==> config.mk <==
export PLATFORM = sky130hd
export DESIGN_NAME = RandomNumberGenerator
export DESIGN_NICKNAME = RandomNumberGenerator
export VERILOG_FILES = /design/flow/design.v
export SDC_FILE = /design/flow/constraint.sdc
export NUM_CORES = 4
export LEC_CHECK = 0
export CAP_MARGIN = 20
export CORE_MARGIN = 2
export CORE_UTILIZATION = 71
export PLACE_DENSITY = 0.66
export SLEW_MARGIN = 20
==> constraint.sdc <==
create_clock -name core_clock -period 6.16 [get_ports {clk}]
set_input_delay 1.2320 -clock core_clock [delete_from_list [all_inputs] [get_ports {clk}]]
set_output_delay 1.2320 -clock core_clock [all_outputs]
set_load 0.01 [all_outputs]
==> design.v <==
module RandomNumberGenerator(clk, rst, load, key_x, seed_r, seed_g, seed_b, Rout, Gout, Bout, Key_ready);
    input wire clk;
    input wire rst;
    input wire load;                  
    input wire [15:0] key_x;          
    input wire [15:0] seed_r;         
    input wire [15:0] seed_g;
    input wire [15:0] seed_b;
    output reg [7:0] Rout;
    output reg [7:0] Gout;
    output reg [7:0] Bout;
    output reg Key_ready;
    wire Rout_bit;
    wire Gout_bit;
    wire Bout_bit;
    reg[15:0] Rlfsr;
    reg[15:0] Glfsr;
    reg[15:0] Blfsr;
    reg [2:0] bit_count;
    wire Rfeedback_lfsr;
    wire Gfeedback_lfsr;
    wire Bfeedback_lfsr;
    wire Rout_lfsr;
    wire Gout_lfsr;
    wire Bout_lfsr;
    reg signed [15:0] x; 
    reg signed [31:0] x_square; 
    reg signed [31:0] x_mult;  
    reg signed [15:0] x_next;
    wire out_chaotic;
    assign Rfeedback_lfsr = Rlfsr[15] ^ Rlfsr[13] ^ Rlfsr[12] ^ Rlfsr[10]; 
    assign Gfeedback_lfsr = Glfsr[15] ^ Glfsr[13] ^ Glfsr[12] ^ Glfsr[10]; 
    assign Bfeedback_lfsr = Blfsr[15] ^ Blfsr[13] ^ Blfsr[12] ^ Blfsr[10]; 
    assign Rout_lfsr = Rlfsr[15];
    assign Gout_lfsr = Glfsr[15];
    assign Bout_lfsr = Blfsr[15];
    assign out_chaotic = x_next[15];
    assign Rout_bit = Rout_lfsr ^ out_chaotic;
    assign Gout_bit = Gout_lfsr ^ out_chaotic;
    assign Bout_bit = Bout_lfsr ^ out_chaotic;
    always @(posedge clk or posedge rst) begin
        if (rst) begin
            Rlfsr <= 16'b0000000000000001;
            Glfsr <= 16'b0000000000000010;
            Blfsr <= 16'b0000000000000011;
            x <= 16'sh7EF0;                          
            Rout <= 8'b0;
            Gout <= 8'b0;
            Bout <= 8'b0;
            Key_ready <= 0;
            bit_count <=0;
            x_square <= 0;
            x_next <= 0;
            x_mult <= 0;
        end
        else if (load) begin
            Rlfsr <= seed_r;
            Glfsr <= seed_g;
            Blfsr <= seed_b;
            x <= key_x;
            Rout <= 8'b0;
            Gout <= 8'b0;
            Bout <= 8'b0;
            Key_ready <= 0;
            bit_count <=0;
            x_square <= 0;
            x_next <= 0;
            x_mult <= 0;
        end
        else begin
            Rlfsr <= {Rlfsr[14:0], Rfeedback_lfsr};
            Glfsr <= {Glfsr[14:0], Gfeedback_lfsr};
            Blfsr <= {Blfsr[14:0], Bfeedback_lfsr};
            Rout <= {Rout[6:0], Rout_bit};
            Gout <= {Gout[6:0], Gout_bit};
            Bout <= {Bout[6:0], Bout_bit};
            if (bit_count == 3'd7) begin
                Key_ready <= 1;   
                bit_count <= 0;
            end 
            else begin
                Key_ready <= 0;
                bit_count <= bit_count + 1;
            end
            x_square <= x * x;                        
            x_mult <= x_square <<< 1;                 
            x_next <= 16'sh7FFF - x_mult[30:15];      
            x <= x_next;
        end
    end
endmodule
==> run.sh <==
#!/bin/bash
# the make line also repeats each setting of config.mk as NAME=value (left out here)
make -C /OpenROAD-flow-scripts/flow DESIGN_CONFIG=/design/flow/config.mk WORK_HOME=/design/flow/orfs CLKGATE_MAP_FILE= finish
==> results of run 1 <==
cell type report:
| class | count | area (µm²) |
|---|---|---|
| sequential | 140 | 3530 |
| clock inverter | 15 | 180 |
| multi-input combinational | 726 | 8420 |
| timing repair buffer | 172 | 1560 |
| clock buffer | 17 | 425 |
| inverter | 314 | 1190 |
| fill | 942 | 2440 |
| tap | 229 | 287 |
routing by layer:
layer / global-route usage [%] / vias up / routed length [µm]
met5: 0 / - / 0
met4: 9.84 / 0 / 826
met3: 4.34 / 72 / 1500
met2: 54.3 / 289 / 15400
met1: 40.4 / 4415 / 11400
li1: - / 3891 / -
repair_timing:
item / CTS / global route
setup endpoints to repair: 4 / 11
gates cloned: 0 / 0
gates resized: 4 / 52
setup buffers: 0 / 25
pin swaps: 0 / 12
stage by stage:
step	hold slack (ns)	setup slack [ns]
finish	0.381	-0.0369
global route	0.389	-0.172
global placement	0.374	0.0865
CTS	0.383	0.0185
detailed placement	0.377	-0.0237
floorplan	0.373	0.0767
==> flow_summary.yaml, run 1 <==
# physical design summary
outcome:
  violations: "negative setup slack"
  status: "finished with violations"
synthesis:
  synth_nets: 1592
  syn-cell-area_um2: 13100
  yosys.area.top_type: "fa_1"
  area_leaders: "fa_1 34%, dfrtp_1 24%, inv_1 9.0%"
  synth.area.mux_share_pct: 5.60
  xor_share_pct: 2.68
  synth_cell_types: 43
  yosys_warnings: 1
  yosysCellCount: 1217
  synthCells: 1217
  yosys-top-cells-count: "313 x inv_1, 223 x fa_1, 126 x dfrtp_1, 85 x ha_1, 79 x nand2_1"
  yosysChipArea_um2: 13100
  synthArstFlopShare_pct: 100
  synth-adder-area-share_pct: 42.3
  top_area_share_pct: 34.1
  aoi_share_pct: 2.83
  top_logic_kind: "adder cells"
  edf_count: 0
  ys.flops: 140
  top_cell: "inv_1"
  simple_gate_share_pct: 9.61
  synth.avg_cell_area_um2: 10.7
  ys.flop_type: "dfrtp_1"
  ys_seq_share_pct: 26.9
setup_path:
  crit_end: "x_square[28]"
  critPathLaunchType: "flip-flop"
  worstPathRequired_ns: 6.46
  crit_family: "adder cells"
  critPathSlowestCell: "dfstp_2"
  regToRegSetupSlack_ns: -0.04
  cp_data_arrival_time_ns: 6.50
  critPathMaxFanout: 8
  critPathBufInv: 5
  crit_path_cell_trace: "buf_4 > nand2_1 > fa_1 > inv_1 > fa_1 > fa_1 > fa_1 > fa_1 > inv_1 > fa_1 > inv_1 > ha_4 > a21oi_1 > o21ai_1 > a22o_1 > a21oi_2 > buf_4 > a211oi_4 > o41ai_2 > mux2_1"
  crit_path_max_incr_delay_ns: 0.65
  timing.rr.end: "x_square[28]"
  path_common_cell: "fa_1"
  r2r-start: "x[9]"
  critPathKind: "reg -> reg"
  rr_worst_depth: 20
  cp-end-kind: "flip-flop"
  worstSetupStartpoint: "x[9]"
  cp.depth: 20
route:
  vias_per_cell: 5.37
  drc_errors: 0
  vias: 8667
  diodes: 0
  avgRoutedWirePerCell_um: 18.1
  dr.pass1.iters: 5
  drt-initial-drc-count: 393
  postRouteAntennaNets: 0
  wirelength_um: 29200
hold_path:
  hp-start: "x_mult[28]"
  whs_endpoint: "x_next[13]"
  hp-class: "reg -> reg"
  hold_path_depth: 1
placed_design:
  place_congestion: 0.885
  dp.cells: 1556
  hpwl_um: 21700
  dpl_cell_area_um2: 14600
  io_buffers: 91
die:
  die_h_um: 140
  pin_count: 92
  die_width_um: 140
  initial_core_util_pct: 72.5
  core_um2: 18000
  chip_area_um2: 19500
  row_count: 49
global_route:
  grtUsageTotal_pct: 31.0
  grt_pass1_wl_um: 46900
  antenna_found_initial: 0
  grt_pass1_vias: 9550
  grt_max_degree: 90
  grt_overflow: 0
finish:
  final_util_pct: 86.5
  stdcell_area_um2: 15600
  area_delta_synth_final_pct: 19.2
  nNetsFinal: 1746
  final_cells: 1613
clock_tree:
  cts_buffer_depth: 2
  clk_pin_slew_worst_paths_ns: 0.07
  cts_tree: "done"
  clock-sinks: 140
  cts_buffers: 17
  clk_latency_ns: 0.41
  cts.htree.levels: 4
  clock_tree.root_cell: "clkbuf_16"
  cts_hold_buf: 0
final_timing:
  slew_headroom_pct: 49.1
  finalHoldViolCount: 0
  worstMarginPinSlew_ns: 0.764
  layout_min_cycle_time_ns: 6.20
  setup_ws_ns: -0.0369
  fin_crit_sh_pct: 101
  max_freq_ghz: 0.161
  slew_viol_final: 0
  setup_tns_ns: -0.0369
  finalSetupViolCount: 1
  skew_ns: 0.0101
run:
  drv_cap: 0
  warnings: 32
==> run 2: changes to the inputs <==
ABC_AREA = 1   (was default)
CELL_PAD_IN_SITES_DETAIL_PLACEMENT = 2   (was default)
CELL_PAD_IN_SITES_GLOBAL_PLACEMENT = 3   (was default)
CORE_UTILIZATION = 26   (was 71)
CTS_CLUSTER_SIZE = 11   (was default)
MIN_ROUTING_LAYER = met2   (was default)
PLACE_DENSITY = default   (was 0.66)
SLEW_MARGIN = 25   (was 20)
clock period = 8.46 ns   (was 6.16 ns; I/O delays follow)
==> flow_summary.yaml, run 2 <==
# physical design summary
clock_tree:
  postCtsResizedCells: 0
  clk_latency_ns: 0.45
  cts_hold_buf: 0
  cts_tree: "done"
  clock_tree.root_cell: "clkbuf_16"
  cts_setup_buffers: 0
  cts_buffer_depth: 2
  cts.htree.levels: 4
  clk_pin_slew_worst_paths_ns: 0.07
  cts_buffers: 17
  clock-sinks: 140
setup_path:
  critPathBufInv: 5
  timing.rr.end: "x_square[25]"
  crit_end: "x_square[25]"
  crit_path_max_incr_delay_ns: 0.81
  crit_family: "adder cells"
  path_common_cell: "fa_1"
  cp_data_arrival_time_ns: 6.99
  critPathMaxFanout: 18
  worstPathRequired_ns: 8.79
  critPathLaunchType: "flip-flop"
  regToRegSetupSlack_ns: 1.81
  critPathKind: "reg -> reg"
  rr_worst_depth: 20
  critPathSlowestCell: "fa_1"
  cp.depth: 20
  r2r-start: "x[1]"
  cp-end-kind: "flip-flop"
  worstSetupStartpoint: "x[1]"
  crit_path_cell_trace: "nand2_1 > inv_1 > fa_1 > inv_1 > fa_1 > inv_1 > fa_1 > fa_1 > fa_1 > fa_1 > ha_1 > nand2_1 > inv_1 > nand3_1 > nor3_1 > nand4_1 > nand3_1 > nand2_1 > inv_1 > nor2_1"
hold_path:
  whs_endpoint: "x_next[0]"
  hold_path_depth: 1
  hp-class: "reg -> reg"
  hp-start: "x_mult[15]"
final_timing:
  finalHoldViolCount: 0
  max_freq_ghz: 0.150
  worstMarginPinSlew_ns: 0.927
  setup_ws_ns: 1.81
  fin_crit_sh_pct: 78.7
  slew_headroom_pct: 38.2
  finalSetupViolCount: 0
  layout_min_cycle_time_ns: 6.65
  skew_ns: 0.0127
  slew_viol_final: 0
  setup_tns_ns: 0
  grt_setup_unrepaired: "false"
synthesis:
  xor_share_pct: 1.37
  yosys.area.top_type: "fa_1"
  synth.area.mux_share_pct: 0
  top_area_share_pct: 31.8
  ys.flops: 140
  yosysChipArea_um2: 14000
  simple_gate_share_pct: 17.8
  synthArstFlopShare_pct: 100
  synth_cell_types: 35
  aoi_share_pct: 2.73
  top_cell: "inv_1"
  edf_count: 0
  top_logic_kind: "adder cells"
  yosys_warnings: 1
  ys.flop_type: "dfrtp_1"
  synth.avg_cell_area_um2: 8.35
  area_leaders: "fa_1 32%, dfrtp_1 22%, inv_1 12%"
  yosysCellCount: 1680
  synthCells: 1680
  synth_nets: 2055
  yosys-top-cells-count: "453 x inv_1, 452 x nand2_1, 223 x fa_1, 127 x nor2_1, 126 x dfrtp_1"
  synth-adder-area-share_pct: 39.4
  syn-cell-area_um2: 14000
  ys_seq_share_pct: 25.1
global_route:
  met1_usage_pct: 0
  top_usage_layer: "met3"
  grt_pass1_vias: 18882
  grt_max_degree: 74
  grtUsageMet3_pct: 38.2
  grt_pass1_wl_um: 71900
  antenna_found_initial: 5
  met2_usage_pct: 28.9
  grtUsageTotal_pct: 25.4
  grt_overflow: 0
route:
  avgRoutedWirePerCell_um: 18.0
  wirelength_um: 44400
  drt-initial-drc-count: 886
  drc_errors: 0
  postRouteAntennaNets: 0
  dr.pass1.iters: 6
  vias: 14254
  vias_per_cell: 5.78
finish:
  final_cells: 2468
  area_delta_synth_final_pct: 16.4
  final-comb-area_um2: 8610
  nNetsFinal: 2120
  flop_area_um2: 3520
  fillers: 6163
placed_design:
  io_buffers: 91
  pre_cts_slack_ns: 1.87
  dp.cells: 2422
  place_congestion: 0.803
  hpwl_um: 35600
run:
  warnings: 30
  drv_cap: 0
die:
  row_count: 85
  core_um2: 53600
  initial_core_util_pct: 26.2
  die_h_um: 236
  chip_area_um2: 55900
  pin_count: 92
  die_width_um: 236
outcome:
  status: "finished clean"
run 2: final cells by class:
| cell class | count | area share (%) |
|---|---|---|
| multi-input combinational | 1034 | 52.7 |
| sequential | 140 | 21.5 |
| inverter | 455 | 10.5 |
| timing repair buffer | 97 | 5.86 |
| tap | 696 | 5.33 |
| clock buffer | 18 | 2.63 |
| clock inverter | 14 | 1.26 |
| antenna | 14 | 0.214 |
run 2: through the flow:
| stage | area (µm²) | hold slack, ns | util [%] |
|---|---|---|---|
| 2_1_floorplan | 14000 | 0.373 | - |
| 3_3_place_gp | 15700 | 0.376 | 29.2 |
| 3_5_place_dp | 15700 | 0.382 | 29.2 |
| 4_1_cts | 16300 | 0.392 | 30.4 |
| 5_1_grt | 16300 | 0.405 | 30.5 |
| 6_report | 16300 | 0.386 | 30.5 |
run 2: metal layers:
layer,vias up,routed length (µm)
li1,4891,-
met1,5551,0
met2,3731,23900
met3,73,19700
met4,8,772
met5,-,92
==> run 3: changes to the inputs <==
CELL_PAD_IN_SITES_DETAIL_PLACEMENT = default   (was 2)
CELL_PAD_IN_SITES_GLOBAL_PLACEMENT = default   (was 3)
CORE_UTILIZATION = 72   (was 26)
CTS_CLUSTER_SIZE = default   (was 11)
MIN_ROUTING_LAYER = default   (was met2)
PLACE_DENSITY = 0.42   (was default)
SETUP_SLACK_MARGIN = 1.46   (was default)
SLEW_MARGIN = 20   (was 25)
clock period = 5.05 ns   (was 8.46 ns; I/O delays follow)
==> flow_summary.yaml, run 3 <==
# physical design summary
outcome:
  status: "finished with violations"
  violations: "negative setup slack"
synthesis:
  synthArstFlopShare_pct: 100
  top_cell: "inv_1"
  synthCells: 1680
  ys.flops: 140
  yosysCellCount: 1680
  synth_nets: 2055
  aoi_share_pct: 2.73
  edf_count: 0
  top_logic_kind: "adder cells"
  synth.area.mux_share_pct: 0
  yosys-top-cells-count: "453 x inv_1, 452 x nand2_1, 223 x fa_1, 127 x nor2_1, 126 x dfrtp_1"
  top_area_share_pct: 31.8
  simple_gate_share_pct: 17.8
  yosysChipArea_um2: 14000
  xor_share_pct: 1.37
  ys_seq_share_pct: 25.1
  synth_cell_types: 35
  yosys.area.top_type: "fa_1"
  synth.avg_cell_area_um2: 8.35
  synth-adder-area-share_pct: 39.4
  area_leaders: "fa_1 32%, dfrtp_1 22%, inv_1 12%"
  syn-cell-area_um2: 14000
  ys.flop_type: "dfrtp_1"
  yosys_warnings: 1
setup_path:
  critPathMaxFanout: 6
  critPathSlowestCell: "fa_1"
  worstPathRequired_ns: 5.41
  path_common_cell: "fa_1"
  critPathLaunchType: "flip-flop"
  cp-end-kind: "flip-flop"
  regToRegSetupSlack_ns: -1.67
  crit_path_max_incr_delay_ns: 0.72
  r2r-start: "x[13]"
  crit_family: "adder cells"
  rr_worst_depth: 18
  worstSetupStartpoint: "x[13]"
  cp_data_arrival_time_ns: 7.08
  critPathKind: "reg -> reg"
  crit_end: "x_square[25]"
  cp.depth: 18
  crit_path_cell_trace: "buf_12 > nand2_1 > fa_1 > inv_1 > fa_1 > fa_1 > fa_1 > fa_1 > fa_1 > ha_4 > nand2_1 > inv_1 > nand3_4 > nor3_4 > nand4_1 > nand4_1 > nand2_1 > nor2_1"
  timing.rr.end: "x_square[25]"
  critPathBufInv: 3
final_timing:
  setup_tns_ns: -17.34
  setup_ws_ns: -1.67
  fin_crit_sh_pct: 133
  max_freq_ghz: 0.149
  slew_headroom_pct: 35.4
  finalSetupViolCount: 16
  worstMarginPinSlew_ns: 0.967
  slew_viol_final: 0
  grt_setup_unrepaired: "true"
  skew_ns: 0.0123
  finalHoldViolCount: 0
  layout_min_cycle_time_ns: 6.72
route:
  drt-initial-drc-count: 2514
  vias_per_cell: 6.53
  avgRoutedWirePerCell_um: 27.6
  dr.pass1.iters: 12
  wirelength_um: 60700
  vias: 14366
  postRouteAntennaNets: 0
  drc_errors: 0
placed_design:
  io_buffers: 91
  dpl_cell_area_um2: 16700
  pre_cts_slack_ns: -0.557
  hpwl_um: 29900
  place_congestion: 0.902
clock_tree:
  clock_tree.root_cell: "clkbuf_16"
  cts.htree.levels: 4
  cts_buffer_depth: 2
  clock-sinks: 140
  clk_pin_slew_worst_paths_ns: 0.07
  clk_latency_ns: 0.43
  cts_hold_buf: 0
  cts_buffers: 17
  cts_tree: "done"
die:
  initial_core_util_pct: 72.8
  core_um2: 19300
  row_count: 51
  chip_area_um2: 20600
  die_h_um: 144
  die_width_um: 144
  pin_count: 92
finish:
  stdcell_area_um2: 18300
  nNetsFinal: 2294
  area_delta_synth_final_pct: 30.1
global_route:
  grtUsageTotal_pct: 46.5
  grt_overflow: 0
  grt_max_degree: 67
  grt_pass1_vias: 13891
  grt_pass1_wl_um: 71400
  antenna_found_initial: 4
run:
  drv_cap: 0
  warnings: 36
hold_path:
  whs_endpoint: "x_next[3]"
  hp-start: "x_mult[18]"
  hp-class: "reg -> reg"
  hold_path_depth: 1
-- run 3: repair_timing --
| item | in CTS | in global routing |
|---|---|---|
| setup endpoints to repair | 16 | 16 |
| setup buffers | 22 | 9 |
| pin swaps | 48 | 60 |
| gates cloned | 0 | 1 |
| gates resized | 72 | 113 |
| endpoints found under the hold margin | 0 | 0 |
-- run 3: stage by stage --
| stage | utilization (%) | hold WS (ns) | instances |
|---|---|---|---|
| global placement | 86.7 | 0.377 | 2132 |
| floorplan | - | 0.373 | 1680 |
| finish | 94.7 | 0.392 | 2199 |
| CTS | 91.9 | 0.395 | 2186 |
| global route | 94.7 | 0.404 | 2198 |
| detailed placement | 86.7 | 0.382 | 2132 |
-- run 3: layer usage --
layer  global-route usage [%]  share of wire, %  vias up
li1                         -                 -     5250
met1                     53.2                28     6636
met2                     75.5                43     1684
met3                     12.2                16      784
met4                     34.5                13       12
met5                        0              0.34        -
-- run 3: final cells by class --
cell class                      instances  area [µm²]
Multi-Input combinational cell       1034        9560
Sequential cell                       140        3520
Timing Repair Buffer                  271        2560
Inverter                              455        1720
Fill cell                             545        1020
Clock buffer                           20         447
Tap cell                              265         332
Clock inverter                         12         105
Antenna cell                            2        5.00
==> run 4: changes to the inputs <==
ABC_AREA = 0   (was 1)
CELL_PAD_IN_SITES_DETAIL_PLACEMENT = 0   (was default)
CELL_PAD_IN_SITES_GLOBAL_PLACEMENT = 1   (was default)
CORE_ASPECT_RATIO = 1.3   (was default)
CORE_UTILIZATION = 66   (was 72)
CTS_CLUSTER_SIZE = 20   (was default)
GPL_ROUTABILITY_DRIVEN = 1   (was default)
GPL_TIMING_DRIVEN = 1   (was default)
MAX_ROUTING_LAYER = met5   (was default)
MIN_ROUTING_LAYER = met2   (was default)
PLACE_DENSITY = 0.74   (was 0.42)
SETUP_SLACK_MARGIN = 1.33   (was 1.46)
TNS_END_PERCENT = 50   (was default)
clock period = 4.91 ns   (was 5.05 ns; I/O delays follow)
==> flow_summary.yaml, run 4 <==
# physical design summary
outcome:
  status: "finished with violations"
  violations: "negative setup slack"
clock_tree:
  cts_buffers: 17
  clk_pin_slew_worst_paths_ns: 0.07
  clock_tree.root_cell: "clkbuf_16"
  cts_buffer_depth: 2
  clock-sinks: 140
  cts.htree.levels: 4
  cts_tree: "done"
  cts_hold_buf: 0
  clk_latency_ns: 0.43
synthesis:
  synth_nets: 1592
  simple_gate_share_pct: 9.61
  synthArstFlopShare_pct: 100
  syn-cell-area_um2: 13100
  synth.area.mux_share_pct: 5.60
  synthCells: 1217
  ys.flop_type: "dfrtp_1"
  ys.flops: 140
  top_area_share_pct: 34.1
  aoi_share_pct: 2.83
  xor_share_pct: 2.68
  yosys.area.top_type: "fa_1"
  synth.avg_cell_area_um2: 10.7
  top_logic_kind: "adder cells"
  yosysCellCount: 1217
  yosysChipArea_um2: 13100
  synth_cell_types: 43
  top_cell: "inv_1"
  ys_seq_share_pct: 26.9
  edf_count: 0
  area_leaders: "fa_1 34%, dfrtp_1 24%, inv_1 9.0%"
  yosys_warnings: 1
  yosys-top-cells-count: "313 x inv_1, 223 x fa_1, 126 x dfrtp_1, 85 x ha_1, 79 x nand2_1"
  synth-adder-area-share_pct: 42.3
global_route:
  antenna_found_initial: 0
  grt_overflow: 0
  grt_pass1_wl_um: 53200
  grt_pass1_vias: 15102
  grt_max_degree: 74
  grtUsageTotal_pct: 48.8
placed_design:
  place_congestion: 0.933
  hpwl_um: 23900
  io_buffers: 91
final_timing:
  setup_tns_ns: -15.07
  finalHoldViolCount: 0
  worstMarginPinSlew_ns: 0.886
  layout_min_cycle_time_ns: 6.19
  slew_headroom_pct: 40.8
  slew_viol_final: 0
  finalSetupViolCount: 16
  skew_ns: 0.00925
  fin_crit_sh_pct: 126
  setup_ws_ns: -1.28
  grt_setup_unrepaired: "true"
  max_freq_ghz: 0.162
run:
  warnings: 35
  drv_cap: 0
setup_path:
  worstSetupStartpoint: "x[15]"
  timing.rr.end: "x_square[28]"
  crit_path_cell_trace: "buf_4 > inv_2 > buf_4 > nor2_1 > fa_1 > fa_2 > fa_1 > fa_2 > fa_1 > inv_2 > fa_1 > inv_1 > ha_4 > a21oi_2 > o21ai_2 > a22o_1 > a21oi_4 > a211oi_4 > o41ai_2 > mux2_1"
  path_common_cell: "fa_1"
  crit_path_max_incr_delay_ns: 0.61
  cp.depth: 20
  critPathKind: "reg -> reg"
  r2r-start: "x[15]"
  cp_data_arrival_time_ns: 6.49
  critPathSlowestCell: "fa_1"
  critPathMaxFanout: 6
  rr_worst_depth: 20
  regToRegSetupSlack_ns: -1.28
  critPathLaunchType: "flip-flop"
  critPathBufInv: 5
  crit_family: "adder cells"
  worstPathRequired_ns: 5.22
  crit_end: "x_square[28]"
  cp-end-kind: "flip-flop"
die:
  core_um2: 19400
  die_width_um: 127
  initial_core_util_pct: 67.5
  chip_area_um2: 21000
  pin_count: 92
  die_h_um: 164
  row_count: 58
route:
  wirelength_um: 34400
  postRouteAntennaNets: 0
  dr.pass1.iters: 17
  drc_errors: 0
  diodes: 0
  avgRoutedWirePerCell_um: 19.7
  vias_per_cell: 7.37
  vias: 12880
  drt-initial-drc-count: 2804
finish:
  nNetsFinal: 1869
  final-comb-area_um2: 8800
  final_util_pct: 87.4
  flop_area_um2: 3530
  area_delta_synth_final_pct: 29.6
  fillers: 969
hold_path:
  whs_endpoint: "x_next[10]"
  hp-start: "x_mult[25]"
  hold_path_depth: 1
  hp-class: "reg -> reg"
-- run 4: metrics by stage --
stage | instance area (µm²) | setup slack, ns | std cells | hold slack (ns)
4_1_cts | 16500 | -1.05 | 1731 | 0.386
6_report | 16900 | -1.28 | 1747 | 0.383
2_1_floorplan | 13300 | -0.754 | 1217 | 0.373
5_1_grt | 16900 | -1.26 | 1747 | 0.398
3_5_place_dp | 15500 | -1.13 | 1666 | 0.377
3_3_place_gp | 15500 | -0.968 | 1666 | 0.374
-- run 4: cell type report --
cell class,count,share of cell area [%]
inverter,314,7.00
sequential,140,20.8
tap,240,1.77
clock buffer,18,2.59
clock inverter,14,0.894
multi-input combinational,726,52.0
timing repair buffer,295,15.0
-- run 4: metal layers --
metal	track usage (%)	share of wire, %	vias up	routed length (µm)
li1	-	-	4123	-
met3	56.5	33	580	11400
met4	15.1	13	9	4580
met1	-	0	4785	0
met2	63.5	53	3383	18200
met5	7.35	0.39	-	134
-- run 4: repair_timing --
| item | 4_1_cts | 5_1_grt |
|---|---|---|
| hold endpoints to repair | 0 | 0 |
| buffers inserted | 33 | 16 |
| pin swaps | 36 | 41 |
| setup endpoints to repair | 16 | 16 |
| gates resized | 58 | 90 |
==> run 5: changes to the inputs <==
ABC_AREA = default   (was 0)
CELL_PAD_IN_SITES_DETAIL_PLACEMENT = default   (was 0)
CELL_PAD_IN_SITES_GLOBAL_PLACEMENT = default   (was 1)
CORE_ASPECT_RATIO = default   (was 1.3)
CORE_UTILIZATION = 67   (was 66)
CTS_CLUSTER_SIZE = default   (was 20)
GPL_ROUTABILITY_DRIVEN = default   (was 1)
GPL_TIMING_DRIVEN = default   (was 1)
MAX_ROUTING_LAYER = default   (was met5)
MIN_ROUTING_LAYER = default   (was met2)
PLACE_DENSITY = default   (was 0.74)
SETUP_SLACK_MARGIN = default   (was 1.33)
TNS_END_PERCENT = default   (was 50)
clock period = 5.77 ns   (was 4.91 ns; I/O delays follow)
==> flow_summary.yaml, run 5 <==
# physical design summary
outcome:
  status: "finished with violations"
  violations: "negative setup slack"
setup_path:
  worstPathRequired_ns: 6.06
  rr_worst_depth: 21
  crit_end: "x_square[28]"
  cp.depth: 21
  regToRegSetupSlack_ns: -0.11
  crit_family: "adder cells"
  critPathMaxFanout: 5
  cp-end-kind: "flip-flop"
  r2r-start: "x[9]"
  worstSetupStartpoint: "x[9]"
  critPathLaunchType: "flip-flop"
  critPathSlowestCell: "dfstp_2"
  crit_path_cell_trace: "buf_12 > and2_4 > inv_1 > fa_1 > inv_1 > fa_1 > inv_1 > fa_1 > inv_1 > fa_2 > fa_1 > inv_1 > fa_1 > inv_2 > ha_4 > and3_4 > a22o_1 > a21oi_4 > a211oi_4 > o41ai_2 > mux2_1"
  critPathBufInv: 7
  crit_path_max_incr_delay_ns: 0.57
  timing.rr.end: "x_square[28]"
  critPathKind: "reg -> reg"
  cp_data_arrival_time_ns: 6.17
clock_tree:
  clk_pin_slew_worst_paths_ns: 0.06
  clock-sinks: 140
  cts_tree: "done"
  clock_tree.root_cell: "clkbuf_16"
  cts.htree.levels: 4
  clk_latency_ns: 0.41
  cts_hold_buf: 0
  cts_buffers: 17
  cts_buffer_depth: 2
finish:
  area_delta_synth_final_pct: 24.7
  nNetsFinal: 1800
  fillers: 1115
  final_util_pct: 84.3
route:
  dr.pass1.iters: 5
  drt-initial-drc-count: 392
  wirelength_um: 29600
  vias_per_cell: 5.21
  vias: 8871
  diodes: 0
  drc_errors: 0
  avgRoutedWirePerCell_um: 17.4
  postRouteAntennaNets: 0
synthesis:
  synth_cell_types: 43
  area_leaders: "fa_1 34%, dfrtp_1 24%, inv_1 9.0%"
  yosys.area.top_type: "fa_1"
  simple_gate_share_pct: 9.61
  ys_seq_share_pct: 26.9
  synth.avg_cell_area_um2: 10.7
  top_area_share_pct: 34.1
  top_cell: "inv_1"
  synthCells: 1217
  synth-adder-area-share_pct: 42.3
  yosysChipArea_um2: 13100
  synth.area.mux_share_pct: 5.60
  yosys_warnings: 1
  synthArstFlopShare_pct: 100
  aoi_share_pct: 2.83
  synth_nets: 1592
  top_logic_kind: "adder cells"
  ys.flops: 140
  syn-cell-area_um2: 13100
  xor_share_pct: 2.68
  edf_count: 0
  ys.flop_type: "dfrtp_1"
  yosysCellCount: 1217
  yosys-top-cells-count: "313 x inv_1, 223 x fa_1, 126 x dfrtp_1, 85 x ha_1, 79 x nand2_1"
final_timing:
  slew_viol_final: 0
  fin_crit_sh_pct: 102
  skew_ns: 0.00929
  setup_tns_ns: -0.255
  slew_headroom_pct: 42.5
  max_freq_ghz: 0.170
  finalHoldViolCount: 0
  setup_ws_ns: -0.109
  finalSetupViolCount: 5
  grt_setup_unrepaired: "true"
  layout_min_cycle_time_ns: 5.88
  worstMarginPinSlew_ns: 0.863
hold_path:
  hold_path_depth: 1
  hp-start: "x_mult[23]"
  whs_endpoint: "x_next[8]"
  hp-class: "reg -> reg"
die:
  pin_count: 92
  chip_area_um2: 20600
  die_h_um: 144
  die_width_um: 144
  core_um2: 19300
  row_count: 51
  initial_core_util_pct: 67.6
global_route:
  grt_pass1_vias: 9670
  antenna_found_initial: 1
  grt_pass1_wl_um: 46800
  grtUsageTotal_pct: 30.1
  grt_max_degree: 96
  grt_overflow: 0
placed_design:
  io_buffers: 91
  hpwl_um: 22200
  place_congestion: 0.852
  pre_cts_slack_ns: -0.528
run:
  warnings: 35
  drv_cap: 0
## run 5: routing by layer
layer  vias to the layer above  global-route usage (%)  wire length [µm]
li1                       3996                       -                 -
met1                      4573                    36.0             11000
met2                       226                    54.3             16300
met3                        76                    5.83              1250
met4                         0                    11.1              1060
met5                         -                       0                 0
## run 5: timing repair
| item | in CTS | in global routing |
|---|---|---|
| gates resized | 41 | 61 |
| setup buffers | 11 | 13 |
| setup endpoints to repair | 14 | 14 |
| pin swaps | 17 | 32 |
## run 5: area by class of cell
class | instances | area [µm²] | share of cell area [%]
clock buffers | 18 | 429 | 2.63
clock inverters | 14 | 151 | 0.929
inverters | 314 | 1180 | 7.26
multi-input cells | 726 | 8630 | 53.0
flip-flops and latches | 140 | 3520 | 21.6
well taps | 265 | 332 | 2.03
repair buffers | 226 | 2040 | 12.5
## run 5: per-stage QoR
step,hold slack (ns),instances,instance area [µm²]
after floorplan,0.373,1217,13100
after global routing,0.389,1703,16300
final,0.379,1703,16300
after CTS,0.383,1691,15900
after global placement,0.374,1648,15100
after detailed placement,0.378,1648,15100
==> run 6: changes to the inputs <==
ABC_AREA = 1   (was default)
CORE_UTILIZATION = 72   (was 67)
CTS_CLUSTER_SIZE = 79   (was default)
HOLD_SLACK_MARGIN = -0.08   (was default)
PLACE_DENSITY = 0.36   (was default)
clock period = 5.51 ns   (was 5.77 ns; I/O delays follow)
==> flow_summary.yaml, run 6 <==
# physical design summary
outcome:
  status: "finished with violations"
  violations: "negative setup slack"
synthesis:
  area_leaders: "fa_1 32%, dfrtp_1 22%, inv_1 12%"
  top_cell: "inv_1"
  synth_cell_types: 35
  yosys-top-cells-count: "453 x inv_1, 452 x nand2_1, 223 x fa_1, 127 x nor2_1, 126 x dfrtp_1"
  aoi_share_pct: 2.73
  top_area_share_pct: 31.8
  yosysCellCount: 1680
  synth.area.mux_share_pct: 0
  ys_seq_share_pct: 25.1
  top_logic_kind: "adder cells"
  synth_nets: 2055
  syn-cell-area_um2: 14000
  synthArstFlopShare_pct: 100
  edf_count: 0
  xor_share_pct: 1.37
  yosysChipArea_um2: 14000
  ys.flop_type: "dfrtp_1"
  yosys_warnings: 1
  ys.flops: 140
  yosys.area.top_type: "fa_1"
  synthCells: 1680
  synth-adder-area-share_pct: 39.4
  synth.avg_cell_area_um2: 8.35
  simple_gate_share_pct: 17.8
die:
  row_count: 51
  die_width_um: 144
  initial_core_util_pct: 72.8
  chip_area_um2: 20600
  core_um2: 19300
  pin_count: 92
  die_h_um: 144
setup_path:
  cp-end-kind: "flip-flop"
  timing.rr.end: "x_square[25]"
  worstPathRequired_ns: 5.87
  critPathSlowestCell: "dfstp_4"
  cp.depth: 25
  crit_end: "x_square[25]"
  rr_worst_depth: 25
  worstSetupStartpoint: "x[9]"
  crit_path_max_incr_delay_ns: 0.66
  r2r-start: "x[9]"
  critPathBufInv: 10
  critPathLaunchType: "flip-flop"
  cp_data_arrival_time_ns: 6.63
  critPathKind: "reg -> reg"
  crit_family: "adder cells"
  regToRegSetupSlack_ns: -0.76
  critPathMaxFanout: 5
global_route:
  grt_overflow: 0
  grt_pass1_vias: 12792
  met2_usage_pct: 66.4
  grtUsageMet3_pct: 10.0
  grt_max_degree: 100
  met1_usage_pct: 49.9
  grtUsageTotal_pct: 40.5
  antenna_found_initial: 5
  top_usage_layer: "met2"
  grt_pass1_wl_um: 63300
final_timing:
  finalSetupViolCount: 16
  setup_tns_ns: -9.47
  layout_min_cycle_time_ns: 6.27
  worstMarginPinSlew_ns: 0.904
  slew_viol_final: 0
  finalHoldViolCount: 0
  fin_crit_sh_pct: 114
  skew_ns: 0.0120
  slew_headroom_pct: 39.7
  setup_ws_ns: -0.759
  max_freq_ghz: 0.160
  grt_setup_unrepaired: "true"
route:
  postRouteAntennaNets: 0
  drt-initial-drc-count: 1913
  vias: 13593
  vias_per_cell: 6.20
  dr.pass1.iters: 8
  avgRoutedWirePerCell_um: 24.8
  drc_errors: 0
  wirelength_um: 54300
placed_design:
  place_congestion: 0.942
  hpwl_um: 28300
  dp.cells: 2110
  dpl_cell_area_um2: 16100
  pre_cts_slack_ns: -0.219
  io_buffers: 91
clock_tree:
  clk_pin_slew_worst_paths_ns: 0.07
  clock-sinks: 140
  clock_tree.root_cell: "clkbuf_16"
  cts_tree: "done"
  clk_latency_ns: 0.44
  cts_buffer_depth: 2
  cts_buffers: 17
  cts.htree.levels: 4
hold_path:
  hp-start: "x_mult[21]"
  hp-class: "reg -> reg"
  hold_path_depth: 1
  whs_endpoint: "x_next[6]"
finish:
  area_delta_synth_final_pct: 28.9
  fillers: 618
  nNetsFinal: 2287
  final_cells: 2193
  stdcell_area_um2: 18100
  final_util_pct: 93.9
run:
  warnings: 34
  drv_cap: 0
## run 6: stage by stage
| step | hold WS [ns] |
|---|---|
| 2_1_floorplan | 0.373 |
| 3_3_place_gp | 0.374 |
| 3_5_place_dp | 0.377 |
| 4_1_cts | 0.385 |
| 5_1_grt | 0.404 |
| 6_report | 0.385 |
## run 6: layout make-up
cell class	count	area [µm²]	share of cell area (%)
Sequential cell	140	3530	19.5
Antenna cell	3	7.51	0.0415
Clock buffer	18	439	2.43
Tap cell	265	332	1.83
Clock inverter	14	149	0.823
Timing Repair Buffer	264	2430	13.4
Multi-Input combinational cell	1034	9470	52.3
Inverter	455	1730	9.57
## run 6: repair_timing
| item | CTS | global route |
|---|---|---|
| endpoints found under the setup margin | 15 | 16 |
| pin swaps | 35 | 96 |
| resized | 73 | 206 |
| setup buffers | 14 | 36 |
| hold buffers | 0 | 0 |
| hold endpoints to repair | 0 | 0 |
## run 6: per-layer routing
metal	up-vias	routed length, µm
li1	5245	-
met1	6357	15900
met2	1376	23800
met3	595	8200
met4	20	5820
met5	-	534
==> run 7: changes to the inputs <==
CELL_PAD_IN_SITES_DETAIL_PLACEMENT = 0   (was default)
CELL_PAD_IN_SITES_GLOBAL_PLACEMENT = 0   (was default)
CORE_ASPECT_RATIO = 0.92   (was default)
CTS_CLUSTER_SIZE = default   (was 79)
GPL_ROUTABILITY_DRIVEN = 1   (was default)
GPL_TIMING_DRIVEN = 1   (was default)
HOLD_SLACK_MARGIN = default   (was -0.08)
MAX_ROUTING_LAYER = met5   (was default)
MIN_ROUTING_LAYER = met1   (was default)
PLACE_DENSITY = 0.78   (was 0.36)
TNS_END_PERCENT = 100   (was default)
clock period = 5.42 ns   (was 5.51 ns; I/O delays follow)
==> flow_summary.yaml, run 7 <==
# physical design summary
route:
  top_layer: "met5"
  vias: 13622
  wl_met3_um: 7310
  dr.pass1.iters: 17
  drt-initial-drc-count: 2047
  drc_errors: 0
  wl_met2_um: 23800
  avgRoutedWirePerCell_um: 24.2
  vias_per_cell: 6.28
  wl_met1_um: 15700
  postRouteAntennaNets: 0
  wirelength_um: 52600
finish:
  stdcell_area_um2: 17700
  area_delta_synth_final_pct: 26.4
  fillers: 587
  nNetsFinal: 2278
synthesis:
  aoi_share_pct: 2.73
  top_area_share_pct: 31.8
  top_logic_kind: "adder cells"
  synth_nets: 2055
  synth.area.mux_share_pct: 0
  synth.avg_cell_area_um2: 8.35
  edf_count: 0
  syn-cell-area_um2: 14000
  yosys_warnings: 1
  yosysChipArea_um2: 14000
  synthCells: 1680
  ys_seq_share_pct: 25.1
  yosys.area.top_type: "fa_1"
  ys.flops: 140
  synth-adder-area-share_pct: 39.4
  xor_share_pct: 1.37
  synthArstFlopShare_pct: 100
  yosys-top-cells-count: "453 x inv_1, 452 x nand2_1, 223 x fa_1, 127 x nor2_1, 126 x dfrtp_1"
  synth_cell_types: 35
  simple_gate_share_pct: 17.8
  ys.flop_type: "dfrtp_1"
  yosysCellCount: 1680
  area_leaders: "fa_1 32%, dfrtp_1 22%, inv_1 12%"
  top_cell: "inv_1"
die:
  initial_core_util_pct: 74.2
  row_count: 48
  die_width_um: 150
  pin_count: 92
  core_um2: 18900
  chip_area_um2: 20600
  die_h_um: 138
clock_tree:
  cts_hold_buf: 0
  clock-sinks: 140
  cts.htree.levels: 4
  clk_pin_slew_worst_paths_ns: 0.07
  cts_tree: "done"
  cts_buffers: 17
  clock_tree.root_cell: "clkbuf_16"
  clk_latency_ns: 0.44
  cts_buffer_depth: 2
setup_path:
  critPathLaunchType: "flip-flop"
  critPathSlowestCell: "dfstp_2"
  crit_end: "x_square[29]"
  worstSetupStartpoint: "x[12]"
  cp.depth: 23
  cp-end-kind: "flip-flop"
  critPathKind: "reg -> reg"
  crit_family: "adder cells"
  worstPathRequired_ns: 5.75
  r2r-start: "x[12]"
  regToRegSetupSlack_ns: -0.69
  critPathBufInv: 5
  timing.rr.end: "x_square[29]"
  rr_worst_depth: 23
  cp_data_arrival_time_ns: 6.44
  critPathMaxFanout: 8
  path_common_cell: "fa_1"
  crit_path_max_incr_delay_ns: 0.74
  crit_path_cell_trace: "buf_6 > buf_6 > nand2_1 > fa_1 > fa_1 > inv_1 > fa_1 > inv_1 > fa_1 > fa_1 > inv_1 > fa_1 > ha_4 > nand2_1 > nand2_1 > nand3_1 > nand2_1 > a21oi_2 > nand2_2 > nor2_4 > nand3_1 > nand2_1 > nor2_1"
global_route:
  grt_max_degree: 117
  grtUsageTotal_pct: 45.4
  grt_pass1_wl_um: 69200
  grt_overflow: 0
  antenna_found_initial: 5
  grt_pass1_vias: 13748
outcome:
  status: "finished with violations"
  violations: "negative setup slack"
final_timing:
  slew_headroom_pct: 32.1
  max_freq_ghz: 0.164
  setup_ws_ns: -0.693
  skew_ns: 0.0119
  finalHoldViolCount: 0
  slew_viol_final: 0
  fin_hold_ws_ns: 0.384
  worstMarginPinSlew_ns: 1.02
  fin_crit_sh_pct: 113
  grt_setup_unrepaired: "true"
  layout_min_cycle_time_ns: 6.11
  finalSetupViolCount: 16
placed_design:
  io_buffers: 91
  hpwl_um: 28500
  place_congestion: 1.05
  dpl_cell_area_um2: 16200
hold_path:
  hold_path_depth: 1
  whs_endpoint: "x_next[14]"
  hp-class: "reg -> reg"
  hp-start: "x_mult[29]"
run:
  drv_cap: 0
  warnings: 40
-- run 7: metal layers --
metal | vias up | global-route usage (%)
met5 | - | 1.50
met4 | 4 | 30.5
met3 | 638 | 14.0
met2 | 1435 | 76.4
met1 | 6317 | 50.0
li1 | 5228 | -
-- run 7: final cells by class --
cell class              count  area, µm²  share of cell area [%]
multi-input cells        1034       9240                    52.1
flip-flops and latches    140       3530                    19.9
repair buffers            255       2340                    13.2
inverters                 455       1720                    9.70
clock buffers              18        429                    2.42
well taps                 250        313                    1.76
clock inverters            14        159                   0.896
diodes                      3       7.51                  0.0423
-- run 7: metrics by stage --
| step | std cells | setup WS, ns | utilization, % | setup TNS [ns] |
|---|---|---|---|---|
| 2_1_floorplan | 1680 | -0.0181 | - | -0.0181 |
| 3_3_place_gp | 2103 | -0.310 | 85.5 | -1.50 |
| 3_5_place_dp | 2103 | -0.296 | 85.5 | -2.35 |
| 4_1_cts | 2152 | -0.0841 | 91.6 | -0.373 |
| 5_1_grt | 2166 | -0.977 | 93.7 | -10.20 |
| 6_report | 2169 | -0.693 | 93.8 | -7.29 |
-- run 7: timing repair --
item                                    in CTS  in global routing
buffers inserted                            17                 15
endpoints found under the setup margin      16                 16
pin swaps                                   28                 50
gates resized                              102                 86
==> run 8: changes to the inputs <==
CELL_PAD_IN_SITES_DETAIL_PLACEMENT = default   (was 0)
CELL_PAD_IN_SITES_GLOBAL_PLACEMENT = default   (was 0)
CORE_ASPECT_RATIO = default   (was 0.92)
CTS_CLUSTER_DIAMETER = 228   (was default)
CTS_CLUSTER_SIZE = 74   (was default)
GPL_ROUTABILITY_DRIVEN = default   (was 1)
GPL_TIMING_DRIVEN = default   (was 1)
MAX_ROUTING_LAYER = default   (was met5)
MIN_ROUTING_LAYER = default   (was met1)
PLACE_DENSITY = default   (was 0.78)
PLACE_DENSITY_LB_ADDON = 0.0   (was default)
SETUP_SLACK_MARGIN = -0.47   (was default)
TNS_END_PERCENT = 75   (was 100)
clock period = 6.56 ns   (was 5.42 ns; I/O delays follow)
==> flow_summary.yaml, run 8 <==
# physical design summary
outcome:
  status: "finished clean"
clock_tree:
  clock-sinks: 140
  clk_pin_slew_worst_paths_ns: 0.07
  cts_buffers: 17
  clk_latency_ns: 0.43
  cts_setup_buffers: 0
  cts_buffer_depth: 2
  postCtsResizedCells: 0
  cts_tree: "done"
  cts.htree.levels: 4
  clock_tree.root_cell: "clkbuf_16"
  cts_hold_buf: 0
synthesis:
  synth.area.mux_share_pct: 0
  yosysCellCount: 1680
  synthArstFlopShare_pct: 100
  syn-cell-area_um2: 14000
  yosys.area.top_type: "fa_1"
  ys.flop_type: "dfrtp_1"
  ys.flops: 140
  aoi_share_pct: 2.73
  edf_count: 0
  yosysChipArea_um2: 14000
  area_leaders: "fa_1 32%, dfrtp_1 22%, inv_1 12%"
  xor_share_pct: 1.37
  synth_nets: 2055
  synthCells: 1680
  synth-adder-area-share_pct: 39.4
  simple_gate_share_pct: 17.8
  ys_seq_share_pct: 25.1
  yosys-top-cells-count: "453 x inv_1, 452 x nand2_1, 223 x fa_1, 127 x nor2_1, 126 x dfrtp_1"
  top_cell: "inv_1"
  synth.avg_cell_area_um2: 8.35
  yosys_warnings: 1
  synth_cell_types: 35
  top_logic_kind: "adder cells"
  top_area_share_pct: 31.8
die:
  pin_count: 92
  row_count: 51
  die_width_um: 144
  initial_core_util_pct: 72.8
  die_h_um: 144
  chip_area_um2: 20600
  core_um2: 19300
placed_design:
  hpwl_um: 26100
  place_congestion: 0.968
  io_buffers: 91
  dp.cells: 1999
setup_path:
  crit_path_cell_trace: "nand2_1 > inv_1 > fa_1 > inv_1 > fa_1 > inv_1 > fa_1 > fa_1 > fa_1 > fa_1 > ha_1 > nand2_1 > inv_1 > nand3_1 > nor3_1 > nand4_1 > nand4_1 > nand2_1 > nor2_1"
  critPathMaxFanout: 10
  critPathKind: "reg -> reg"
  r2r-start: "x[2]"
  crit_family: "adder cells"
  cp_data_arrival_time_ns: 6.63
  timing.rr.end: "x_square[25]"
  critPathLaunchType: "flip-flop"
  worstPathRequired_ns: 6.91
  rr_worst_depth: 19
  cp.depth: 19
  crit_path_max_incr_delay_ns: 0.78
  worstSetupStartpoint: "x[2]"
  crit_end: "x_square[25]"
  cp-end-kind: "flip-flop"
  critPathBufInv: 4
  path_common_cell: "fa_1"
  regToRegSetupSlack_ns: 0.28
  critPathSlowestCell: "fa_1"
global_route:
  grt_pass1_wl_um: 54300
  antenna_found_initial: 0
  grt_overflow: 0
  grtUsageTotal_pct: 34.5
  grt_max_degree: 91
  grt_pass1_vias: 11142
finish:
  final_cells: 2031
  fillers: 1204
  final-comb-area_um2: 8610
  area_delta_synth_final_pct: 12.6
  flop_area_um2: 3520
  nNetsFinal: 2128
hold_path:
  hp-start: "x_mult[25]"
  hold_path_depth: 1
  whs_endpoint: "x_next[10]"
  hp-class: "reg -> reg"
route:
  postRouteAntennaNets: 0
  diodes: 0
  dr.pass1.iters: 6
  drc_errors: 0
  wirelength_um: 32400
  drt-initial-drc-count: 753
  avgRoutedWirePerCell_um: 16.0
  vias: 10443
  vias_per_cell: 5.14
run:
  drv_cap: 0
  warnings: 30
final_timing:
  max_freq_ghz: 0.159
  skew_ns: 0.0145
  fin_hold_ws_ns: 0.387
  worstMarginPinSlew_ns: 0.842
  layout_min_cycle_time_ns: 6.28
  slew_headroom_pct: 43.8
  fin_crit_sh_pct: 95.8
  slew_viol_final: 0
  finalSetupViolCount: 0
  finalHoldViolCount: 0
## run 8: cell type report
class	instances	share of cell area, %
multi-input cells	1034	54.5
well taps	265	2.10
flip-flops and latches	140	22.3
clock buffers	17	2.69
clock inverters	15	1.20
inverters	455	10.8
repair buffers	105	6.41
## run 8: metal layers
metal | vias up | track usage (%) | routed length, µm
li1 | 4927 | - | -
met2 | 426 | 56.3 | 15800
met4 | 0 | 11.1 | 769
met3 | 66 | 7.86 | 2690
met5 | - | 0 | 0
met1 | 5024 | 46.6 | 13100
## run 8: metrics by stage
step                setup WS [ns]  area (µm²)  util [%]  TNS [ns]
finish                      0.276       15800      82.0         0
global route              -0.0744       15800      82.0   -0.0744
detailed placement          0.342       15200      78.8         0
floorplan                   0.868       14000         -         0
CTS                         0.336       15800      82.0         0
global placement            0.462       15200      78.8         0
==> run 9: changes to the inputs <==
ABC_AREA = 0   (was 1)
CORE_UTILIZATION = 70   (was 72)
CTS_CLUSTER_DIAMETER = 201   (was 228)
CTS_CLUSTER_SIZE = 36   (was 74)
HOLD_SLACK_MARGIN = -0.08   (was default)
PLACE_DENSITY_LB_ADDON = default   (was 0.0)
SETUP_SLACK_MARGIN = 1.74   (was -0.47)
TNS_END_PERCENT = default   (was 75)
clock period = 5.87 ns   (was 6.56 ns; I/O delays follow)
==> flow_summary.yaml, run 9 <==
# physical design summary
synthesis:
  yosysChipArea_um2: 13100
  simple_gate_share_pct: 9.61
  yosys.area.top_type: "fa_1"
  top_area_share_pct: 34.1
  synth.avg_cell_area_um2: 10.7
  synth-adder-area-share_pct: 42.3
  aoi_share_pct: 2.83
  ys.flop_type: "dfrtp_1"
  ys.flops: 140
  xor_share_pct: 2.68
  yosys_warnings: 1
  top_cell: "inv_1"
  yosysCellCount: 1217
  top_logic_kind: "adder cells"
  synthArstFlopShare_pct: 100
  synth_cell_types: 43
  area_leaders: "fa_1 34%, dfrtp_1 24%, inv_1 9.0%"
  syn-cell-area_um2: 13100
  synth_nets: 1592
  yosys-top-cells-count: "313 x inv_1, 223 x fa_1, 126 x dfrtp_1, 85 x ha_1, 79 x nand2_1"
  edf_count: 0
  ys_seq_share_pct: 26.9
  synth.area.mux_share_pct: 5.60
  synthCells: 1217
route:
  drc_errors: 0
  avgRoutedWirePerCell_um: 23.0
  drt-initial-drc-count: 726
  vias: 9844
  postRouteAntennaNets: 0
  vias_per_cell: 5.82
  dr.pass1.iters: 5
  wirelength_um: 38900
setup_path:
  crit_path_cell_trace: "buf_6 > nand2_2 > inv_1 > fa_1 > inv_2 > fa_1 > fa_1 > inv_1 > fa_1 > fa_1 > inv_1 > fa_1 > inv_1 > ha_1 > a21oi_2 > o21ai_2 > buf_6 > a22o_1 > a21oi_4 > a211oi_4 > o41ai_2 > mux2_1"
  critPathLaunchType: "flip-flop"
  critPathSlowestCell: "dfstp_2"
  crit_family: "adder cells"
  critPathKind: "reg -> reg"
  critPathBufInv: 7
  crit_path_max_incr_delay_ns: 0.72
  cp_data_arrival_time_ns: 6.46
  rr_worst_depth: 22
  critPathMaxFanout: 5
  worstSetupStartpoint: "x[7]"
  regToRegSetupSlack_ns: -0.29
  path_common_cell: "fa_1"
  worstPathRequired_ns: 6.18
  cp-end-kind: "flip-flop"
  timing.rr.end: "x_square[28]"
  r2r-start: "x[7]"
  crit_end: "x_square[28]"
  cp.depth: 22
global_route:
  grt_overflow: 0
  top_usage_layer: "met2"
  grtUsageMet3_pct: 6.39
  grtUsageTotal_pct: 34.1
  met1_usage_pct: 40.6
  grt_pass1_wl_um: 52000
  grt_pass1_vias: 10612
  met2_usage_pct: 61.4
  antenna_found_initial: 2
  grt_max_degree: 83
final_timing:
  slew_headroom_pct: 41.5
  slew_viol_final: 0
  worstMarginPinSlew_ns: 0.877
  fin_crit_sh_pct: 105
  grt_setup_unrepaired: "true"
  finalHoldViolCount: 0
  skew_ns: 0.0133
  setup_ws_ns: -0.287
  layout_min_cycle_time_ns: 6.16
  setup_tns_ns: -2.21
  finalSetupViolCount: 12
  max_freq_ghz: 0.162
clock_tree:
  cts_buffers: 17
  clk_pin_slew_worst_paths_ns: 0.06
  cts_buffer_depth: 2
  cts_tree: "done"
  cts.htree.levels: 4
  clock_tree.root_cell: "clkbuf_16"
  cts_hold_buf: 0
  clock-sinks: 140
  clk_latency_ns: 0.43
placed_design:
  io_buffers: 91
  place_congestion: 0.849
  hpwl_um: 22600
  dpl_cell_area_um2: 15100
hold_path:
  hp-class: "reg -> reg"
  hp-start: "x_mult[25]"
  whs_endpoint: "x_next[10]"
  hold_path_depth: 1
finish:
  area_delta_synth_final_pct: 28.7
  stdcell_area_um2: 16800
  nNetsFinal: 1822
outcome:
  violations: "negative setup slack"
  status: "finished with violations"
die:
  pin_count: 92
  core_um2: 18100
  die_h_um: 141
  initial_core_util_pct: 72.0
  die_width_um: 141
  row_count: 49
  chip_area_um2: 19800
run:
  drv_cap: 0
  warnings: 36
## run 9: metal layers
metal	wire, µm	up-vias
met5	13	-
met4	2990	2
met3	2670	258
met2	20200	511
met1	13100	5029
li1	-	4044
## run 9: per-stage QoR
step	util [%]	cells	setup slack, ns	hold WS [ns]
CTS	89.3	1662	-0.138	0.390
detailed placement	83.0	1597	-0.240	0.377
global placement	83.0	1597	-0.0732	0.375
floorplan	-	1217	0.206	0.373
global route	92.7	1690	-0.458	0.401
finish	92.7	1690	-0.287	0.393
## run 9: layout make-up
| type | instances | area, µm² |
|---|---|---|
| Multi-Input combinational cell | 726 | 8860 |
| Antenna cell | 1 | 2.50 |
| Clock inverter | 12 | 163 |
| Timing Repair Buffer | 248 | 2350 |
| Inverter | 314 | 1180 |
| Clock buffer | 20 | 447 |
| Tap cell | 229 | 287 |
| Sequential cell | 140 | 3530 |
| Fill cell | 606 | 1320 |
## run 9: timing repair
item / CTS / global route
setup buffers: 33 / 26
resized: 70 / 96
setup endpoints to repair: 16 / 16
pin swaps: 41 / 68
==> run 10: changes to the inputs <==
CORE_ASPECT_RATIO = 1.28   (was default)
CORE_MARGIN = 4   (was 2)
CORE_UTILIZATION = 40   (was 70)
CTS_CLUSTER_DIAMETER = default   (was 201)
CTS_CLUSTER_SIZE = default   (was 36)
HOLD_SLACK_MARGIN = default   (was -0.08)
MIN_ROUTING_LAYER = met1   (was default)
PLACE_DENSITY_LB_ADDON = 0.03   (was default)
SETUP_SLACK_MARGIN = 0.95   (was 1.74)
clock period = 4.44 ns   (was 5.87 ns; I/O delays follow)
==> flow_summary.yaml, run 10 <==
# physical design summary
outcome:
  status: "finished with violations"
  violations: "negative setup slack"
synthesis:
  simple_gate_share_pct: 9.61
  yosysCellCount: 1217
  ys_seq_share_pct: 26.9
  top_logic_kind: "adder cells"
  synth.avg_cell_area_um2: 10.7
  aoi_share_pct: 2.83
  yosys_warnings: 1
  xor_share_pct: 2.68
  yosys.area.top_type: "fa_1"
  top_area_share_pct: 34.1
  top_cell: "inv_1"
  synthArstFlopShare_pct: 100
  edf_count: 0
  ys.flops: 140
  yosysChipArea_um2: 13100
  ys.flop_type: "dfrtp_1"
  synthCells: 1217
  synth_cell_types: 43
  yosys-top-cells-count: "313 x inv_1, 223 x fa_1, 126 x dfrtp_1, 85 x ha_1, 79 x nand2_1"
  synth-adder-area-share_pct: 42.3
  synth.area.mux_share_pct: 5.60
  area_leaders: "fa_1 34%, dfrtp_1 24%, inv_1 9.0%"
  synth_nets: 1592
  syn-cell-area_um2: 13100
route:
  wirelength_um: 30100
  drt-initial-drc-count: 234
  avgRoutedWirePerCell_um: 15.7
  drc_errors: 0
  diodes: 0
  dr.pass1.iters: 4
  vias_per_cell: 4.51
  vias: 8668
  postRouteAntennaNets: 0
finish:
  flop_area_um2: 3530
  stdcell_area_um2: 17200
  fillers: 2944
  nNetsFinal: 1868
  final-comb-area_um2: 8730
  area_delta_synth_final_pct: 31.7
final_timing:
  slew_viol_final: 0
  max_freq_ghz: 0.172
  worstMarginPinSlew_ns: 0.813
  finalHoldViolCount: 0
  slew_headroom_pct: 45.8
  grt_setup_unrepaired: "true"
  skew_ns: 0.00785
  fin_hold_ws_ns: 0.386
  finalSetupViolCount: 16
  fin_crit_sh_pct: 131
  setup_ws_ns: -1.36
  layout_min_cycle_time_ns: 5.80
  setup_tns_ns: -19.48
global_route:
  grt_pass1_vias: 10007
  antenna_found_initial: 0
  grt_pass1_wl_um: 51300
  grtUsageTotal_pct: 18.3
  grt_overflow: 0
  grt_max_degree: 105
placed_design:
  hpwl_um: 24500
  dpl_cell_area_um2: 15800
  place_congestion: 0.829
  pre_cts_slack_ns: -1.54
  io_buffers: 91
clock_tree:
  cts_buffer_depth: 2
  cts_tree: "done"
  clock_tree.root_cell: "clkbuf_16"
  clk_pin_slew_worst_paths_ns: 0.06
  cts_buffers: 17
  clock-sinks: 140
  cts.htree.levels: 4
  clk_latency_ns: 0.41
setup_path:
  worstSetupStartpoint: "x[4]"
  rr_worst_depth: 17
  cp_data_arrival_time_ns: 6.10
  critPathBufInv: 3
  crit_path_cell_trace: "nand2_4 > buf_6 > fa_1 > buf_4 > fa_2 > inv_2 > fa_1 > fa_1 > fa_1 > fa_1 > ha_4 > and3_4 > a22o_1 > a21oi_4 > a211oi_4 > o41ai_2 > mux2_1"
  cp.depth: 17
  regToRegSetupSlack_ns: -1.36
  cp-end-kind: "flip-flop"
  timing.rr.end: "x_square[28]"
  critPathLaunchType: "flip-flop"
  critPathMaxFanout: 7
  crit_family: "adder cells"
  r2r-start: "x[4]"
  critPathKind: "reg -> reg"
  worstPathRequired_ns: 4.74
  path_common_cell: "fa_1"
  critPathSlowestCell: "dfstp_4"
  crit_path_max_incr_delay_ns: 0.72
  crit_end: "x_square[28]"
hold_path:
  hp-class: "reg -> reg"
  hold_path_depth: 1
  hp-start: "x_mult[20]"
  whs_endpoint: "x_next[5]"
die:
  die_h_um: 213
  initial_core_util_pct: 40.7
  pin_count: 92
  row_count: 74
  chip_area_um2: 35700
  core_um2: 32100
  die_width_um: 168
run:
  warnings: 35
  drv_cap: 0
[run 10: per-stage QoR]
stage / instances / utilization [%]
2_1_floorplan: 1217 / -
3_3_place_gp: 1852 / 49.1
3_5_place_dp: 1852 / 49.1
4_1_cts: 1910 / 52.6
5_1_grt: 1924 / 53.6
6_report: 1924 / 53.6
[run 10: cell type report]
type | instances | share of cell area [%]
sequential | 140 | 20.5
clock inverter | 12 | 0.937
timing repair buffer | 294 | 15.3
multi-input combinational | 726 | 50.7
clock buffer | 20 | 2.65
inverter | 314 | 6.87
tap | 418 | 3.04
[run 10: layer usage]
| layer | share of wire (%) | global-route usage [%] | up-vias |
|---|---|---|---|
| li1 | - | - | 4142 |
| met1 | 41 | 22.4 | 4354 |
| met2 | 53 | 32.8 | 133 |
| met3 | 4.0 | 3.70 | 39 |
| met4 | 2.2 | 5.10 | 0 |
| met5 | 0 | 0 | - |
[run 10: timing repair]
| item | CTS | global route |
|---|---|---|
| pin swaps | 19 | 34 |
| cloned | 0 | 0 |
| setup endpoints to repair | 16 | 16 |
| buffers inserted | 26 | 14 |
| hold buffers | 0 | 0 |
| resized | 69 | 56 |
